==> branch maple <==
Design Optimized_Wallace, start of the top module:
module Optimized_Wallace(
    input clk, rst,
    input [15:0] A, B,
    output reg [31:0] PRODUCT
);
make LEC_CHECK=0 ABC_AREA=1 CAP_MARGIN=0 CORE_MARGIN=2 CORE_UTILIZATION=70 CTS_CLUSTER_SIZE=18 PLACE_DENSITY_LB_ADDON=0.01 SETUP_SLACK_MARGIN=0.52 SLEW_MARGIN=20 finish   # period 1.81 ns
run.sh (not shown) runs the stock make flow with config.mk's settings and CLKGATE_MAP_FILE=.
==> branch violet (differences from branch maple) <==
==> flow/config.mk (replaced) <==
export PLATFORM = sky130hd
export DESIGN_NAME = Optimized_Wallace
export DESIGN_NICKNAME = Optimized_Wallace
export VERILOG_FILES = /design/flow/design.v
export SDC_FILE = /design/flow/constraint.sdc
export NUM_CORES = 4
export LEC_CHECK = 0
export ABC_AREA = 1
export CAP_MARGIN = 20
export CORE_MARGIN = 2
export CORE_UTILIZATION = 72
export CTS_CLUSTER_DIAMETER = 333
export SETUP_SLACK_MARGIN = 0.3
export SLEW_MARGIN = 20
==> flow/constraint.sdc (replaced) <==
create_clock -name core_clock -period 1.53 [get_ports {clk}]
set_input_delay 0.3060 -clock core_clock [delete_from_list [all_inputs] [get_ports {clk}]]
set_output_delay 0.3060 -clock core_clock [all_outputs]
set_load 0.01 [all_outputs]
==> results <==
metric                                                                       branch violet    branch maple
Outcome                                                                     did not finish  did not finish
Last stage reached                                                                 4_1_cts         5_1_grt
Cell Area, Synth                                                               18230 sq um     18230 sq um
Proportion of register bits with asynchronous set or reset after synthesis           1.000           1.000
Count of placed standard cells including taps                                         2182            2167
I/O pin count                                                                           66              66
Main flop type after synthesis                                                     dfrtp_1         dfrtp_1
Adder-cell area share of the yosys netlist                                          0.2943          0.2943
Fraction of synthesized cell area taken by the top area cell type                   0.4626          0.4626
Area leader, netlist                                                               dfrtp_1         dfrtp_1
Worst-case setup slack after placement                                           -1.131 ns      -0.9229 ns
Total of flip-flops plus latches after synthesis                                       337             337
FP Rows                                                                                 58              59
Instance area at placement                                                     21140 sq um     20970 sq um
Ao+oa area frac                                                                   0.004598        0.004598
Floorplan utilization                                                               0.7281          0.7056
Vertical die dimension                                                       163.1 microns   165.4 microns
Core area                                                                      25040 sq um     25840 sq um
Most common cell in the synthesized netlist                                          inv_1           inv_1
Post-synthesis sequential area ratio                                                0.4626          0.4626
Area enclosed by the die boundary                                              26610 sq um     27350 sq um
Die width                                                                    163.1 microns   165.4 microns
Detailed placement HPWL                                                           31.01 mm        28.50 mm
Routability congestion estimate                                                     0.8575          0.8566

==> inputs of run a <==
==> flow/design.v <==
`timescale 1ns / 1ps
module black_cell(
    input  wire g_left, p_left,
    input  wire g_right, p_right,
    output wire g_out, p_out
);
    assign g_out = g_left | (p_left & g_right);
    assign p_out = p_left & p_right;
endmodule
module gray_cell(
    input  wire g_left, p_left,
    input  wire g_right,
    output wire g_out
);
    assign g_out = g_left | (p_left & g_right);
endmodule
module han_carlson_32(
    input  wire [31:0] a,
    input  wire [31:0] b,
    output wire [31:0] s,
    output wire        ca
);
    wire [31:0] g0, p0;
    assign g0 = a & b;
    assign p0 = a ^ b;
    wire [31:0] gg1, pp1;
    wire [31:0] gg2, pp2;
    wire [31:0] gg3, pp3;
    wire [31:0] gg4, pp4;
    wire [31:0] gg5, pp5;
    genvar i;
    generate
        for (i = 0; i < 32; i = i + 1) begin : STAGE1
            if (i >= 1) begin
                assign gg1[i] = g0[i] | (p0[i] & g0[i-1]);
                assign pp1[i] = p0[i] & p0[i-1];
            end else begin
                assign gg1[i] = g0[i];
                assign pp1[i] = p0[i];
            end
        end
    endgenerate
    generate
        for (i = 0; i < 32; i = i + 1) begin : STAGE2
            if (i >= 2) begin
                assign gg2[i] = gg1[i] | (pp1[i] & gg1[i-2]);
                assign pp2[i] = pp1[i] & pp1[i-2];
            end else begin
                assign gg2[i] = gg1[i];
                assign pp2[i] = pp1[i];
            end
        end
    endgenerate
    generate
        for (i = 0; i < 32; i = i + 1) begin : STAGE3
            if (i >= 4) begin
                assign gg3[i] = gg2[i] | (pp2[i] & gg2[i-4]);
                assign pp3[i] = pp2[i] & pp2[i-4];
            end else begin
                assign gg3[i] = gg2[i];
                assign pp3[i] = pp2[i];
            end
        end
    endgenerate
    generate
        for (i = 0; i < 32; i = i + 1) begin : STAGE4
            if (i >= 8) begin
                assign gg4[i] = gg3[i] | (pp3[i] & gg3[i-8]);
                assign pp4[i] = pp3[i] & pp3[i-8];
            end else begin
                assign gg4[i] = gg3[i];
                assign pp4[i] = pp3[i];
            end
        end
    endgenerate
    generate
        for (i = 0; i < 32; i = i + 1) begin : STAGE5
            if (i >= 16) begin
                assign gg5[i] = gg4[i] | (pp4[i] & gg4[i-16]);
                assign pp5[i] = pp4[i] & pp4[i-16];
            end else begin
                assign gg5[i] = gg4[i];
                assign pp5[i] = pp4[i];
            end
        end
    endgenerate
    wire [31:0] c;
    assign c[0] = 1'b0;
    generate
        for (i = 1; i < 32; i = i + 1) begin : CARRY_ASSIGN
            assign c[i] = gg5[i-1];
        end
    endgenerate
    assign ca = gg5[31];
    assign s = p0 ^ c;
endmodule
module full_adder(
    input a, b, c,
    output s, ca
);
    assign s  = a ^ b ^ c;
    assign ca = (a & b) | (b & c) | (c & a);
endmodule
module compressor_7to3(
    input  [31:0] a1, a2, a3, a4, a5, a6, a7,
    output [31:0] s,
    output [31:0] c1,   
    output [31:0] c2    
);
    genvar j;
    generate
        for (j = 0; j < 32; j = j + 1) begin
            wire s1, s2, s3, s4, d1, d2, d3, d4;
            full_adder f1 (.a(a1[j]), .b(a2[j]), .c(a3[j]), .s(s1), .ca(d1));
            full_adder f2 (.a(a4[j]), .b(a5[j]), .c(a6[j]), .s(s2), .ca(d2));
            full_adder f3 (.a(s1),   .b(s2),   .c(a7[j]),  .s(s3), .ca(d3));
            full_adder f4 (.a(d1),   .b(d2),   .c(d3),    .s(s4), .ca(d4));
            assign s[j]  = s3;
            assign c1[j] = s4;  
            assign c2[j] = d4;  
        end
    endgenerate
endmodule
module csa(
    input  [31:0] a, b, c,
    output [31:0] s,
    output [31:0] ca 
);
    assign s  = a ^ b ^ c;
    assign ca = ((a & b) | (b & c) | (c & a)) << 1;
endmodule
module Optimized_Wallace(
    input clk, rst,
    input [15:0] A, B,
    output reg [31:0] PRODUCT
);
    genvar i, j;
    wire [31:0] pp [0:15];
    generate
        for (i = 0; i < 16; i = i + 1) begin
            for (j = 0; j < 32; j = j + 1) begin
                if ((j >= i) && (j < i + 16))
                    assign pp[i][j] = A[j - i] & B[i];
                else
                    assign pp[i][j] = 1'b0;
            end
        end
    endgenerate
    wire [31:0] s0, s1_1, c0, c1, c0_2, c1_2, b0, b1, b0_2, b1_2;
     compressor_7to3 u1 (.a1(pp[0]), .a2(pp[1]), .a3(pp[2]), .a4(pp[3]), .a5(pp[4]), .a6(pp[5]), .a7(pp[6]), .s(s0), .c1(b0), .c2(b0_2));
     compressor_7to3 u2 (.a1(pp[7]), .a2(pp[8]), .a3(pp[9]), .a4(pp[10]), .a5(pp[11]), .a6(pp[12]), .a7(pp[13]), .s(s1_1), .c1(b1), .c2(b1_2));
   assign c0   = b0<<1;      
   assign c1   = b1<<1;      
   assign c0_2 = b0_2<<2;    
   assign c1_2 = b1_2<<2;   
    reg [31:0] r_s0, r_s1, r_c0, r_c1, r_c02, r_c12, r_pp14, r_pp15;
    always @(posedge clk or posedge rst) begin
        if (rst) begin
            r_s0 <= 0; r_s1 <= 0;
            r_c0 <= 0; r_c1 <= 0;
            r_c02 <= 0; r_c12 <= 0;
            r_pp14 <= 0; r_pp15 <= 0;
        end 
        else begin
            r_s0 <= s0; r_s1 <= s1_1;
            r_c0 <= c0; r_c1 <= c1;
            r_c02 <= c0_2; r_c12 <= c1_2;
            r_pp14 <= pp[14]; r_pp15 <= pp[15];
        end
    end
    wire [31:0] sum2, c1_s2, c2_s2, ca1, ca2;
    compressor_7to3 p1 (.a1(r_s0), .a2(r_s1), .a3(r_c0), .a4(r_c1), .a5(r_c02), .a6(r_c12), .a7(r_pp14), .s(sum2), .c1(c1_s2), .c2(c2_s2));
    assign ca1 = c1_s2<<1;     
    assign ca2 = c2_s2<<2;     
    reg [31:0] rsum2, rca1, rca2, rlt;
    always @(posedge clk or posedge rst) begin
        if (rst) begin
            rsum2 <= 0;
            rca1 <= 0;
            rca2 <= 0;
            rlt <= 0;
        end
        else begin
            rsum2 <= sum2;
            rca1 <= ca1;
            rca2 <= ca2;
            rlt <= r_pp15;
        end
    end
    wire [31:0] ps1, pca1, s, ca;
    csa q1 (.a(rsum2), .b(rca1), .c(rca2), .s(ps1), .ca(pca1));
    csa q2 (.a(rlt), .b(ps1), .c(pca1), .s(s), .ca(ca));
    reg [31:0] rsum, rcarry;
    always @(posedge clk or posedge rst) begin
        if (rst) begin
            rsum <= 0;
            rcarry <= 0;
        end 
        else begin
            rsum <= s;
            rcarry <= ca;
        end
    end
    wire [31:0] sum;
    wire carry;
    han_carlson_32 p2 (.a(rsum), .b(rcarry), .s(sum), .ca(carry));
    always @(posedge clk or posedge rst) begin
        if (rst)
            PRODUCT <= 0;
        else
            PRODUCT <= sum;
    end
endmodule
==> flow/run.sh <==
#!/bin/bash
# the make line also repeats each setting of config.mk as NAME=value (left out here)
make -C /OpenROAD-flow-scripts/flow DESIGN_CONFIG=/design/flow/config.mk WORK_HOME=/design/flow/orfs CLKGATE_MAP_FILE= finish
==> flow/config.mk <==
export PLATFORM = sky130hd
export DESIGN_NAME = Optimized_Wallace
export DESIGN_NICKNAME = Optimized_Wallace
export VERILOG_FILES = /design/flow/design.v
export SDC_FILE = /design/flow/constraint.sdc
export NUM_CORES = 4
export LEC_CHECK = 0
export ABC_AREA = 1
export CAP_MARGIN = 20
export CORE_MARGIN = 2
export CORE_UTILIZATION = 72
export CTS_CLUSTER_DIAMETER = 400
export CTS_CLUSTER_SIZE = 10
export HOLD_SLACK_MARGIN = 0.29
export SLEW_MARGIN = 20
==> flow/constraint.sdc <==
create_clock -name core_clock -period 1.52 [get_ports {clk}]
set_input_delay 0.3040 -clock core_clock [delete_from_list [all_inputs] [get_ports {clk}]]
set_output_delay 0.3040 -clock core_clock [all_outputs]
set_load 0.01 [all_outputs]
==> run b (differences from run a) <==
- ABC_AREA: 1 -> default
- CORE_UTILIZATION: 72 -> 40
- CTS_CLUSTER_DIAMETER: 400 -> default
- CTS_CLUSTER_SIZE: 10 -> default
- HOLD_SLACK_MARGIN: 0.29 -> default
==> flow/constraint.sdc (replaced) <==
create_clock -name core_clock -period 2.74 [get_ports {clk}]
set_input_delay 0.5480 -clock core_clock [delete_from_list [all_inputs] [get_ports {clk}]]
set_output_delay 0.5480 -clock core_clock [all_outputs]
set_load 0.01 [all_outputs]
==> run c (differences from run a) <==
- ABC_AREA: 1 -> default
- CAP_MARGIN: 20 -> 40
- CELL_PAD_IN_SITES_DETAIL_PLACEMENT: default -> 1
- CORE_ASPECT_RATIO: default -> 0.84
- CORE_UTILIZATION: 72 -> 33
- CTS_CLUSTER_DIAMETER: 400 -> 125
- CTS_CLUSTER_SIZE: 10 -> 24
- HOLD_SLACK_MARGIN: 0.29 -> default
- MIN_ROUTING_LAYER: default -> met2
- PLACE_DENSITY_LB_ADDON: default -> 0.03
- SETUP_SLACK_MARGIN: default -> 0.59
==> flow/constraint.sdc (replaced) <==
create_clock -name core_clock -period 3.0 [get_ports {clk}]
set_input_delay 0.6000 -clock core_clock [delete_from_list [all_inputs] [get_ports {clk}]]
set_output_delay 0.6000 -clock core_clock [all_outputs]
set_load 0.01 [all_outputs]
==> results.json <==
{
  "status": "no timing/DRC/antenna violations",
  "hpwlAfterDp_mm": 24.9,
  "die_h_um": 211,
  "postCtsHoldBufs": 0,
  "synthAoiAreaFrac_pct": 2.90,
  "routabilityCongestion": 0.880,
  "postCtsSetupBuffers": 0,
  "coreArea_sq_um": 42200,
  "avgSynthCellArea_sq_um": 13.2,
  "ys_chip_area_sq_um": 17200,
  "yosys.cell_types.count": 49
}
Source of the figures above: run b

==> results.json <==
{
  "rsz0062_at_grt": "yes",
  "setup_viol_count_final": 0,
  "worst_pin_slew_ns": 0.569,
  "yosys.cell_types.count": 49,
  "final_hold_viol_count": 0,
  "use_met1_pct": 0,
  "hp-class": "reg2reg",
  "coreArea_sq_um": 51300,
  "hold_ws_ns": 0.354,
  "fin_crit_ns": 2.70,
  "path_depth": 8,
  "hpwlAfterDp_mm": 30.5,
  "ys_chip_area_sq_um": 17200,
  "sh_seq_area_pct": 40.5,
  "die_x_um": 253,
  "area_share_nonclk_buffers_pct": 10.3,
  "layout.non_clock_buffers": 171,
  "status": "no timing/DRC/antenna violations",
  "die_h_um": 213,
  "routabilityCongestion": 0.780
}
Source of the figures above: run c

==> results.json <==
{
  "dp_slack_ns": -1.14,
  "synthAoiAreaFrac_pct": 0.460,
  "cts_sinks": 337,
  "postCtsSetupBuffers": 59,
  "postCtsHoldBufs": 9,
  "stop_stage": "global routing (5_1_grt)",
  "stop_error": "[ERROR DPL-0038] Utilization greater than 100%, impossible to legalize",
  "yosysMostFrequentCell": "inv_1",
  "coreArea_sq_um": 25000,
  "status": "aborted with a tool error",
  "routabilityCongestion": 0.866,
  "ys_sh_mux_pct": 0,
  "avgSynthCellArea_sq_um": 10.4,
  "cts.path.max_buffers": 3,
  "die_h_um": 163,
  "yosys.cell_types.count": 22,
  "ys_chip_area_sq_um": 18200,
  "hpwlAfterDp_mm": 30.0,
  "yosysTopAreaCellShare_pct": 46.3
}
Source of the figures above: run a

